== build 19 ==
==> flow/design.v (excerpt) <==
module vga(clk, rst, reset, btnL, btnR, btnD, vga_h_sync, vga_v_sync, vga_R, vga_G, vga_B);
Size in the first run: roughly 2800 cells after synthesis, roughly 220 flip-flops, ~16 I/O pins, ~0.023 sq mm of cells after synthesis.
clock: 12.4 ns
lec_check: 0
abc_area: 0
cap_margin: 20
cell_pad_in_sites_global_placement: 1
core_aspect_ratio: 1.37
core_margin: 2
core_utilization: 29
cts_cluster_diameter: 297
cts_cluster_size: 17
gpl_routability_driven: 1
gpl_timing_driven: 0
max_routing_layer: met4
min_routing_layer: met1
setup_slack_margin: 3.26
slew_margin: 5
tns_end_percent: 20
run.sh (not shown) runs the stock make flow with config.mk's settings and CLKGATE_MAP_FILE=.
Build 19: PASS, flow complete, no timing, DRC or antenna violations
Modified inputs, build 44 compared to build 19
Settings: ABC_AREA: 0 -> unset; CORE_UTILIZATION: 29 -> 43; CORE_ASPECT_RATIO: 1.37 -> unset; CTS_CLUSTER_SIZE: 17 -> unset; CELL_PAD_IN_SITES_GLOBAL_PLACEMENT: 1 -> 2; GPL_TIMING_DRIVEN: 0 -> unset; SETUP_SLACK_MARGIN: 3.26 -> unset; CTS_CLUSTER_DIAMETER: 297 -> unset; GPL_ROUTABILITY_DRIVEN: 1 -> unset; CORE_MARGIN: 2 -> 9; TNS_END_PERCENT: 20 -> 60; MIN_ROUTING_LAYER: met1 -> unset; the clock period (ns, I/O delays scaled along): 12.4 -> 10.0.
## What came out
Number of clock buffers inserted by TritonCTS: higher on build 44
Summary of build 44 over build 19: sum of met3 wire segment lengths after detailed routing +43%, combinational group share of total power -0.7 points, final area -2.9%, maximum frequency -3.9%.
[inputs] build 33 vs build 44
Settings: putting SETUP_SLACK_MARGIN at 1.67 where nothing was set; clearing MAX_ROUTING_LAYER, which used to be met4; swapping 5 for 20 in SLEW_MARGIN; clearing CELL_PAD_IN_SITES_GLOBAL_PLACEMENT, which used to be 2; putting CTS_CLUSTER_SIZE at 34 where nothing was set; swapping 43 for 54 in CORE_UTILIZATION; clearing TNS_END_PERCENT, which used to be 60; swapping 9 for 2 in CORE_MARGIN; swapping 10.0 for 5.83 in the clock period (ns, I/O delays scaled along).
### Flow results
In build 33 the implementation ran to completion but is not tape-out ready, as the final checks report setup timing.
Post-layout total power, build 44 and build 33, higher one = build 33.
Total met3 wirelength after detailed routing: build 44 and build 33 compared, lower one is build 44
Between build 44 and build 33, routed length on met2 is lower for build 44, build 33 comes in above that.
In the reports for build 44 and build 33, the larger power density over the cells belongs to build 33.
Per the comparison of build 33 with build 44, maximum single-stage delay on the critical path has decreased, number of cells in the finished layout apart from fillers has increased.
| global-route usage | higher: build 33 |
> inputs changed (build 33 -> build 60)
Settings: swapping 54 for 21 in CORE_UTILIZATION; clearing SETUP_SLACK_MARGIN, which used to be 1.67; clearing CTS_CLUSTER_SIZE, which used to be 34; swapping 5.83 for 10.9 in the clock period (ns, I/O delays scaled along).
- Build 60 | status: complete | timing, DRC, antenna: pass
- Cmp build 60 and build 33 / overall routing resource usage / higher: build 33
- Build 33 has lower final critical delay including setup and external delays than build 60.
- [build 60] sequential share of layout area rose 1.8 points relative to build 33
- Build 60 against build 33: clock network latency to the later pin of the worst-skew pair essentially unchanged, met2 wire length decreased 7.0 mm.
- Diff build 33 -> build 60: maximum clock rate lost about 26%, synthesis-to-layout area growth down 14 points.
Relative to build 60, the following input files were edited for build 34:
Settings: setting ABC_AREA to 1 for the first time; changing CAP_MARGIN from 20 to 10; changing CORE_UTILIZATION from 21 to 72; setting SETUP_SLACK_MARGIN to -0.37 for the first time; changing the clock period (ns, I/O delays scaled along) from 10.9 to 5.53.
Build 34: flow complete, layout not clean; failing: setup timing
Between build 34 and build 60, top fanout value on the critical path is higher for build 60, build 34 comes in under that.
Compared build 34 vs build 60, and final sum of negative setup slack is down in build 34.
For the share of the final layout cell area in multi-input gates, build 34 came in 6.7 points lower than build 60 did.
From build 60 to build 34 the numbers moved as follows: critical path depth went up, power per cell area went up, total cell area reported by yosys after synthesis went down.
A endpoint of the most critical setup path of vga_B[0] is what build 60 shows, while vga_R[1] belongs to build 34.
Post-synthesis mux area share: build 34 < build 60
Comparing build 34 and build 60, layout overhead on the synthesized area is higher on build 34.
Endpoint arrival time on the critical path was lower in build 34 than in build 60.
Build 34 reports its largest family of logic cells by area as simple AND/OR/NAND/NOR gates while build 60 reports AND-OR/OR-AND gates.
#### Input delta (build 35 over build 34)
Settings: setting PLACE_DENSITY_LB_ADDON to 0.04 for the first time; changing SETUP_SLACK_MARGIN from -0.37 to 0.88; setting CTS_CLUSTER_DIAMETER to 228 for the first time; changing CAP_MARGIN from 10 to 20; changing the clock period (ns, I/O delays scaled along) from 5.53 to 6.78.
[summary]
Status build 35: flow complete, layout not clean - setup timing
Finished layout cell area (lower): build 35
Going from build 34 to build 35, clock share of power has increased, setup slack went up 0.39 ns, met3 wirelength from detailed routing picked up an extra 16%, largest net degree at the start of global routing went down, global-route total usage across every layer up 1.5 points.
Relative to build 34, the number of cells in the design after placement measured on build 35 has decreased by a few percent.
Cell count: build 35 and build 34 compared, lower one is build 35


Starting RTL as in the previous note.
Settings: LEC_CHECK=0, CAP_MARGIN=20, CELL_PAD_IN_SITES_DETAIL_PLACEMENT=2, CELL_PAD_IN_SITES_GLOBAL_PLACEMENT=0, CORE_ASPECT_RATIO=1.29, CORE_MARGIN=2, CORE_UTILIZATION=17, CTS_CLUSTER_SIZE=56, GPL_ROUTABILITY_DRIVEN=0, MIN_ROUTING_LAYER=met2, PLACE_DENSITY_LB_ADDON=0.05, SETUP_SLACK_MARGIN=0.49, SLEW_MARGIN=20; clock period 9.44 ns.
Edit:
==> flow/config.mk (replaced) <==
export PLATFORM = sky130hd
export DESIGN_NAME = vga
export DESIGN_NICKNAME = vga
export VERILOG_FILES = /design/flow/design.v
export SDC_FILE = /design/flow/constraint.sdc
export NUM_CORES = 4
export LEC_CHECK = 0
export CAP_MARGIN = 20
export CORE_MARGIN = 2
export CORE_UTILIZATION = 18
export SLEW_MARGIN = 20
==> flow/constraint.sdc (replaced) <==
create_clock -name core_clock -period 9.52 [get_ports {clk}]
set_input_delay 1.9040 -clock core_clock [delete_from_list [all_inputs] [get_ports {clk}]]
set_output_delay 1.9040 -clock core_clock [all_outputs]
set_load 0.01 [all_outputs]
Outcome: Non-clock buffer count came out lower by 25. Core utilization came out higher by 0.65 points. Clock-buffer cell count came out lower by 6. Die size came out lower by about 5.5%. Total power came out lower by about 8%.
Edit:
--- a/flow/config.mk
+++ b/flow/config.mk
@@ -8,4 +8,4 @@
 export CAP_MARGIN = 20
 export CORE_MARGIN = 2
-export CORE_UTILIZATION = 18
+export CORE_UTILIZATION = 40
 export SLEW_MARGIN = 20
==> flow/constraint.sdc (replaced) <==
create_clock -name core_clock -period 10.0 [get_ports {clk}]
set_input_delay 2.0000 -clock core_clock [delete_from_list [all_inputs] [get_ports {clk}]]
set_output_delay 2.0000 -clock core_clock [all_outputs]
set_load 0.01 [all_outputs]
The new run went through all stages and came out clean.
First-iteration DRC count came out lower by roughly a tenth.
Utilization came out higher by 23 points.
Design area came out lower by a few percent.
Worst setup slack is worse by 0.051 ns.
Register-to-register slack is worse by 0.05 ns.
Combinational power came out lower by a few percent.
Edit:
--- a/flow/config.mk
+++ b/flow/config.mk
@@ -8,4 +8,4 @@
 export CAP_MARGIN = 20
 export CORE_MARGIN = 2
-export CORE_UTILIZATION = 40
+export CORE_UTILIZATION = 58
 export SLEW_MARGIN = 20
==> flow/constraint.sdc (replaced) <==
create_clock -name core_clock -period 5.83 [get_ports {clk}]
set_input_delay 1.1660 -clock core_clock [delete_from_list [all_inputs] [get_ports {clk}]]
set_output_delay 1.1660 -clock core_clock [all_outputs]
set_load 0.01 [all_outputs]
The changed run completed and failed the layout checks on setup timing.
Synthesized cell count is unchanged.
Utilization goes up by 23 points.
Total power goes up by 71%.
Global-route usage goes up by 11 points.
Fmax goes up by 28%.
Wire length goes up by 2.4%.
Edit:
--- a/flow/config.mk
+++ b/flow/config.mk
@@ -6,6 +6,10 @@
 export NUM_CORES = 4
 export LEC_CHECK = 0
+export ABC_AREA = 1
 export CAP_MARGIN = 20
 export CORE_MARGIN = 2
-export CORE_UTILIZATION = 58
+export CORE_UTILIZATION = 72
+export CTS_CLUSTER_SIZE = 10
+export PLACE_DENSITY_LB_ADDON = 0.09
+export SETUP_SLACK_MARGIN = 0.33
 export SLEW_MARGIN = 20
==> flow/constraint.sdc (replaced) <==
create_clock -name core_clock -period 7.05 [get_ports {clk}]
set_input_delay 1.4100 -clock core_clock [delete_from_list [all_inputs] [get_ports {clk}]]
set_output_delay 1.4100 -clock core_clock [all_outputs]
set_load 0.01 [all_outputs]
Effect: The changed run finished but failed the layout checks on setup timing. Final area came out lower by 6.8%. Total power goes down by about 20%. Core utilization climbs by 13 points. Sequential power decreases by about 18%.


vga again, from the RTL that the note above started with.
Design vga, start of the top module:
module vga(clk, rst, reset, btnL, btnR, btnD, vga_h_sync, vga_v_sync, vga_R, vga_G, vga_B);
make LEC_CHECK=0 ABC_AREA=0 CAP_MARGIN=20 CELL_PAD_IN_SITES_GLOBAL_PLACEMENT=2 CORE_ASPECT_RATIO=1.37 CORE_MARGIN=2 CORE_UTILIZATION=29 CTS_CLUSTER_DIAMETER=297 CTS_CLUSTER_SIZE=17 GPL_ROUTABILITY_DRIVEN=0 GPL_TIMING_DRIVEN=0 MAX_ROUTING_LAYER=met4 MIN_ROUTING_LAYER=met2 PLACE_DENSITY_LB_ADDON=0.15 SETUP_SLACK_MARGIN=3.26 SLEW_MARGIN=5 TNS_END_PERCENT=20 finish   # period 12.4 ns
Rerun with:
Settings changed: ABC_AREA 0 to not set, CORE_ASPECT_RATIO 1.37 to not set, CORE_MARGIN 2 to 9, CORE_UTILIZATION 29 to 40, CTS_CLUSTER_DIAMETER 297 to not set, CTS_CLUSTER_SIZE 17 to not set, GPL_ROUTABILITY_DRIVEN 0 to not set, GPL_TIMING_DRIVEN 0 to not set, MAX_ROUTING_LAYER met4 to not set, MIN_ROUTING_LAYER met2 to not set, PLACE_DENSITY_LB_ADDON 0.15 to not set, SETUP_SLACK_MARGIN 3.26 to 1.67, TNS_END_PERCENT 20 to 60.
Clock period 12.4 ns to 10.0 ns, I/O delays scaled along.
Outcome: Sequential power is higher by about 24%. Sequential share of layout area grows by 0.27 points. Routed wire length goes down by 20%. Total power increases by 52%. Via count shrinks by about 30%. Hold slack loses 0.017 ns. Sequential cell count does not change.
Rerun with:
Settings changed: CELL_PAD_IN_SITES_GLOBAL_PLACEMENT 2 to not set, CORE_MARGIN 9 to 2, SETUP_SLACK_MARGIN 1.67 to not set, SLEW_MARGIN 5 to 20, TNS_END_PERCENT 60 to not set.
Clock period 10.0 ns to 9.52 ns, I/O delays scaled along.
Outcome: Clock-buffer cell count decreases by 10. Global-route usage increases by 1.1 points. Setup slack gets worse by 1.5 ns.
Rerun with:
Settings changed: ABC_AREA set to 1, CAP_MARGIN 20 to 5, CORE_UTILIZATION 40 to 70, PLACE_DENSITY set to 0.64.
Clock period 9.52 ns to 5.91 ns, I/O delays scaled along.
What happened: The changed run finished but failed the layout checks on negative setup slack; design area went up by about 2%; critical path depth went up by 17; global-route usage went up by 23 points; sequential cell count stays the same; non-clock buffer count went up by 154; worst setup slack is worse by 2.0 ns; synthesized cell count went up by about 33%; synthesized area went down by about 3%; routed wire length went up by about 17%; sequential share of layout area went down by 0.34 points; via count went up by about 26%.


vga again, from the RTL that the note above started with.
clock: 7.05 ns
lec_check: 0
abc_area: 1
cap_margin: 20
core_margin: 2
core_utilization: 72
cts_cluster_size: 10
hold_slack_margin: 0.27
place_density_lb_addon: 0.09
setup_slack_margin: 1.26
slew_margin: 20
tns_end_percent: 5
The starting point reached the layout checks and failed them: negative setup slack.
==> next run, changes <==
- ABC_AREA: 1 -> not set
- CTS_CLUSTER_SIZE: 10 -> not set
- HOLD_SLACK_MARGIN: 0.27 -> not set
- PLACE_DENSITY: not set -> 0.39
- PLACE_DENSITY_LB_ADDON: 0.09 -> not set
- SETUP_SLACK_MARGIN: 1.26 -> not set
- TNS_END_PERCENT: 5 -> not set
- clock period: 7.05 -> 10.9 ns (I/O delays scaled with it)
After rerunning: With this change the flow produced a clean layout; clock skew decreases by 0.024 ns; setup slack gains 1.4 ns; power decreases by 37%; design area decreases by 4.1%; wire length decreases by 20%; global-route usage decreases by 6.8 points; flip-flop count does not change; sequential share of layout area increases by 0.62 points; cell count decreases by 25%.
==> next run, changes <==
- ABC_AREA: not set -> 1
- CAP_MARGIN: 20 -> 0
- PLACE_DENSITY: 0.39 -> not set
- SETUP_SLACK_MARGIN: not set -> -0.38
- clock period: 10.9 -> 5.68 ns (I/O delays scaled with it)
What happened: This time the run reached the layout checks and failed them: negative setup slack; utilization came out higher by 6.9 points; via count grows by a quarter to a third; global-route usage grows by 6.0 points; first-iteration DRC count goes up by well over a third.


Starting RTL as in the previous note.
Design vga, start of the top module:
module vga(clk, rst, reset, btnL, btnR, btnD, vga_h_sync, vga_v_sync, vga_R, vga_G, vga_B);
	input clk, rst, reset, btnL, btnR, btnD;
	output vga_h_sync, vga_v_sync;
	output [2:0] vga_R;
	output [2:0] vga_G;
	output [1:0] vga_B;
	wire inDisplayArea;
	wire [9:0] PixelX;
	wire [9:0] PixelY;
	wire clk_px;
	wire rDisplay, yDisplay, rFinish, yFinish;
	clock clkpx (.clk(clk), .reset(rst), .freq(25000000), .clk_en(clk_px));
	hvsync_generator syncgen(.clk(clk), .reset(rst), .en(clk_px), .vga_h_sync(vga_h_sync), .vga_v_sync(vga_v_sync), 
	.inDisplayArea(inDisplayArea), .CounterX(PixelX), .CounterY(PixelY));
	reg [41:0] red;
	reg [41:0] ylw;
	reg [3:0] col;
	reg [2:0] columnA;
	reg [2:0] columnB;
	reg [2:0] columnC;
	reg [2:0] columnD;
	reg [2:0] columnE;
	reg [2:0] columnF;
	reg [2:0] columnG;
	reg player;
	reg [5:0] coordinate;
	reg [5:0] prev_coordinate;
	reg [2:0] height;
	reg winner;
	reg rw;
	reg yw;
	pieces redpieces (.encoding(red_q), .PixelX(PixelX), .PixelY(PixelY), .display(rDisplay));
	pieces ylwpieces (.encoding(ylw_q), .PixelX(PixelX), .PixelY(PixelY), .display(yDisplay));
	finish rwins (.encoding(red_q), .pos(coordinate_q), .done(rFinish));
	finish ywins (.encoding(ylw_q), .pos(coordinate_q), .done(yFinish));
	reg [2:0] vga_R;
	reg [2:0] vga_G;
	reg [1:0] vga_B;
	always @(posedge clk) begin
		if (rst) begin
			vga_R = 3'b000;
			vga_G = 3'b000;
			vga_B = 2'b00;
		end
		else if(inDisplayArea) begin
			if (PixelX > 145 && PixelX < 495 && PixelY > 40 && PixelY < 90 &&
				(PixelX - 145 > col_q * 50) && (PixelX - 145 < (col_q+1) * 50)) begin
				if (player_q) begin
					vga_R = 3'b111;
					vga_G = 3'b000;
					vga_B = 2'b00;
				end
				else begin
					vga_R = 3'b111;
					vga_G = 3'b111;
					vga_B = 2'b00;
				end
			end
			else if (PixelX >= 145 && PixelX <= 495 && PixelY >= 90 && PixelY <= 390) begin
				if ((PixelX-45) % 50 == 0 || (PixelY-40) %50 == 0) begin
					vga_R = 3'b000;
					vga_G = 3'b000;
					vga_B = 2'b00;
				end
				else if (rDisplay) begin
					vga_R = 3'b111;
					vga_G = 3'b000;
					vga_B = 2'b00;
				end
				else if (yDisplay) begin
					vga_R = 3'b111;
					vga_G = 3'b111;
					vga_B = 2'b00;
				end
				else begin
					vga_R = 3'b000;
					vga_G = 3'b111;
					vga_B = 2'b11;
				end
			end
			else begin
  ...
Settings: LEC_CHECK=0, ABC_AREA=0, CAP_MARGIN=30, CELL_PAD_IN_SITES_DETAIL_PLACEMENT=1, CORE_MARGIN=2, CORE_UTILIZATION=33, GPL_ROUTABILITY_DRIVEN=0, GPL_TIMING_DRIVEN=0, MAX_ROUTING_LAYER=met5, PLACE_DENSITY_LB_ADDON=0.29, SLEW_MARGIN=20; clock period 14.8 ns.
The first run passed the timing, DRC and antenna checks.
Then changed:
- ABC_AREA: 0 -> unset
- CAP_MARGIN: 30 -> 20
- CELL_PAD_IN_SITES_DETAIL_PLACEMENT: 1 -> unset
- CORE_UTILIZATION: 33 -> 66
- GPL_ROUTABILITY_DRIVEN: 0 -> unset
- GPL_TIMING_DRIVEN: 0 -> unset
- MAX_ROUTING_LAYER: met5 -> unset
- PLACE_DENSITY_LB_ADDON: 0.29 -> unset
- SETUP_SLACK_MARGIN: unset -> 1.75
- clock period: 14.8 -> 7.03 ns (I/O delays scaled with it)
- The changed run ran to the end with violations: setup timing
- via count came out lower by 2.2%
- synthesized cell count stays the same
- global-route usage came out higher by 15 points
Then changed:
- CELL_PAD_IN_SITES_GLOBAL_PLACEMENT: unset -> 2
- CORE_UTILIZATION: 66 -> 40
- SETUP_SLACK_MARGIN: 1.75 -> unset
- clock period: 7.03 -> 8.16 ns (I/O delays scaled with it)
Effect: With this change the flow ran to the end with no violations. Area after synthesis does not change. Via count drops by a few percent. Worst hold slack gets worse by 0.026 ns. Setup slack gets better by 0.49 ns.
Then changed:
- CELL_PAD_IN_SITES_GLOBAL_PLACEMENT: 2 -> unset
- CORE_MARGIN: 2 -> 9
- SLEW_MARGIN: 20 -> 5
- clock period: 8.16 -> 10.0 ns (I/O delays scaled with it)
Outcome: Wire length goes down by 11%. Die area goes up by about 12%. Final cell count goes down by 1.7%. Power goes down by 25%. Via count hardly moves.
Then changed:
- ABC_AREA: unset -> 1
- CORE_MARGIN: 9 -> 2
- CORE_UTILIZATION: 40 -> 72
- SLEW_MARGIN: 5 -> 20
- clock period: 10.0 -> 6.78 ns (I/O delays scaled with it)
=> With this change the flow finished but failed the layout checks on setup timing. Synthesized cell count went up by 33%. Global-route usage went up by 25 points. Area after synthesis went down by 2.9%. Critical path depth went up by 16. Non-clock buffer count went up by 47. Register-to-register slack is worse by 1.0 ns.
Power and IR drop assume default switching activity.
